// lascon_top
module lascon_top #(
    parameter int LASCON_VARIANT = 0
)(
    input  logic                                clk,
    input  logic                                rst,
    input  logic [2:0]                          mode_i,      
    input  logic [31:0]                         xof_len_i,   
    input  logic                                start_i,     
    input  logic                                abort_i,     
    output logic                                busy_o,      
    output logic                                done_o,      
    output logic                                tag_fail_o,  
    input  logic [63:0]                         s_axis_tdata,   
    input  logic [7:0]                          s_axis_tkeep,   
    input  logic [3:0]                          s_axis_tuser,   
    input  logic                                s_axis_tlast,   
    input  logic                                s_axis_tvalid,  
    output logic                                s_axis_tready,  
    output logic [63:0]                         m_axis_tdata,   
    output logic [7:0]                          m_axis_tkeep,   
    output logic [3:0]                          m_axis_tuser,   
    output logic                                m_axis_tlast,   
    output logic                                m_axis_tvalid,  
    input  logic                                m_axis_tready   
);
For scale: about 7300 cells after synthesis.
clock: 3.83 ns
lec_check: 0
abc_area: 1
cap_margin: 20
core_margin: 2
core_utilization: 67
cts_cluster_diameter: 373
cts_cluster_size: 94
place_density: 0.37
setup_slack_margin: 0.3
slew_margin: 20
run.sh (not shown) runs the stock make flow with config.mk's settings and CLKGATE_MAP_FILE=.
The baseline aborted during global routing (5_1_grt), error GRT-0116.
Edit:
ABC_AREA = default   (was 1)
CORE_UTILIZATION = 40   (was 67)
CTS_CLUSTER_DIAMETER = default   (was 373)
CTS_CLUSTER_SIZE = default   (was 94)
PLACE_DENSITY = default   (was 0.37)
clock period = 9.86 ns   (was 3.83 ns; I/O delays follow)
After rerunning: Now the flow went through all stages and came out clean. Die area goes up by 66%. Synthesized cell count goes down by 20%. Synthesized area is about the same.
Edit:
CORE_UTILIZATION = 72   (was 40)
CTS_CLUSTER_SIZE = 95   (was default)
TNS_END_PERCENT = 5   (was default)
clock period = 4.49 ns   (was 9.86 ns; I/O delays follow)
The new run ended with an error in global routing (5_1_grt), error GRT-0116.
Die area came out lower by well over a third.
Synthesized cell count does not change.
Synthesized area does not change.
Edit:
ABC_AREA = 1   (was default)
CORE_UTILIZATION = 57   (was 72)
CTS_CLUSTER_SIZE = 94   (was 95)
TNS_END_PERCENT = default   (was 5)
clock period = 3.83 ns   (was 4.49 ns; I/O delays follow)
What happened:
- With this change the flow finished with setup timing left
- die area rose by a quarter to a third
- synthesized area barely changes
- synthesized cell count is higher by a quarter to a third
Edit:
ABC_AREA = default   (was 1)
CTS_CLUSTER_SIZE = default   (was 94)
SETUP_SLACK_MARGIN = 0.57   (was 0.3)
clock period = 3.79 ns   (was 3.83 ns; I/O delays follow)
What happened: With this change the flow failed in global routing (5_1_grt) with GRT-0116; synthesized area barely changes; synthesized cell count went down by 20%; die size hardly moves.
Edit:
CORE_UTILIZATION = 54   (was 57)
SETUP_SLACK_MARGIN = -0.41   (was 0.57)
clock period = 4.89 ns   (was 3.79 ns; I/O delays follow)
What happened:
- The changed run finished but failed the layout checks on setup timing
- area after synthesis is unchanged
- die size goes up by a few percent
- synthesized cell count stays the same

* * *

== before ==
Starting RTL as in the previous note.
Design lascon_top, start of the top module:
module lascon_top #(
    parameter int LASCON_VARIANT = 0
)(
    input  logic                                clk,
    input  logic                                rst,
    input  logic [2:0]                          mode_i,      
    input  logic [31:0]                         xof_len_i,   
    input  logic                                start_i,     
    input  logic                                abort_i,     
    output logic                                busy_o,      
    output logic                                done_o,      
    output logic                                tag_fail_o,  
    input  logic [63:0]                         s_axis_tdata,   
    input  logic [7:0]                          s_axis_tkeep,   
    input  logic [3:0]                          s_axis_tuser,   
    input  logic                                s_axis_tlast,   
    input  logic                                s_axis_tvalid,  
    output logic                                s_axis_tready,  
    output logic [63:0]                         m_axis_tdata,   
    output logic [7:0]                          m_axis_tkeep,   
    output logic [3:0]                          m_axis_tuser,   
    output logic                                m_axis_tlast,   
    output logic                                m_axis_tvalid,  
    input  logic                                m_axis_tready   
);
make LEC_CHECK=0 ABC_AREA=0 CAP_MARGIN=20 CORE_MARGIN=2 CORE_UTILIZATION=59 CTS_CLUSTER_DIAMETER=371 CTS_CLUSTER_SIZE=100 PLACE_DENSITY=0.36 SETUP_SLACK_MARGIN=0.3 SLEW_MARGIN=20 TNS_END_PERCENT=15 finish   # period 3.76 ns
before is listed as incomplete: the tool reported an error in global routing and the run ended there.
[inputs] after vs before
- CTS_CLUSTER_SIZE: 100 -> unset
- PLACE_DENSITY: 0.36 -> unset
- CTS_CLUSTER_DIAMETER: 371 -> unset
- TNS_END_PERCENT: 15 -> unset
- CORE_UTILIZATION: 59 -> 16
- ABC_AREA: 0 -> unset
- the clock period (ns, I/O delays scaled along): 3.76 -> 6.76
Notes after the runs:
- Die outline area is higher on after
- The lower placed instance count came out of before.
- Per the final summary, after finished and its layout is clean on timing, DRC and antenna.
- after against before; post-CTS resize count is down by more than half.
- Lower TritonCTS buffer count among before and after: before
- Last weighted congestion value of the routability-driven placer for after is lower than for before.
- From before to after the numbers moved as follows: worst slack after detailed placement went up 1540 ps; vertical die dimension went up about 90%.
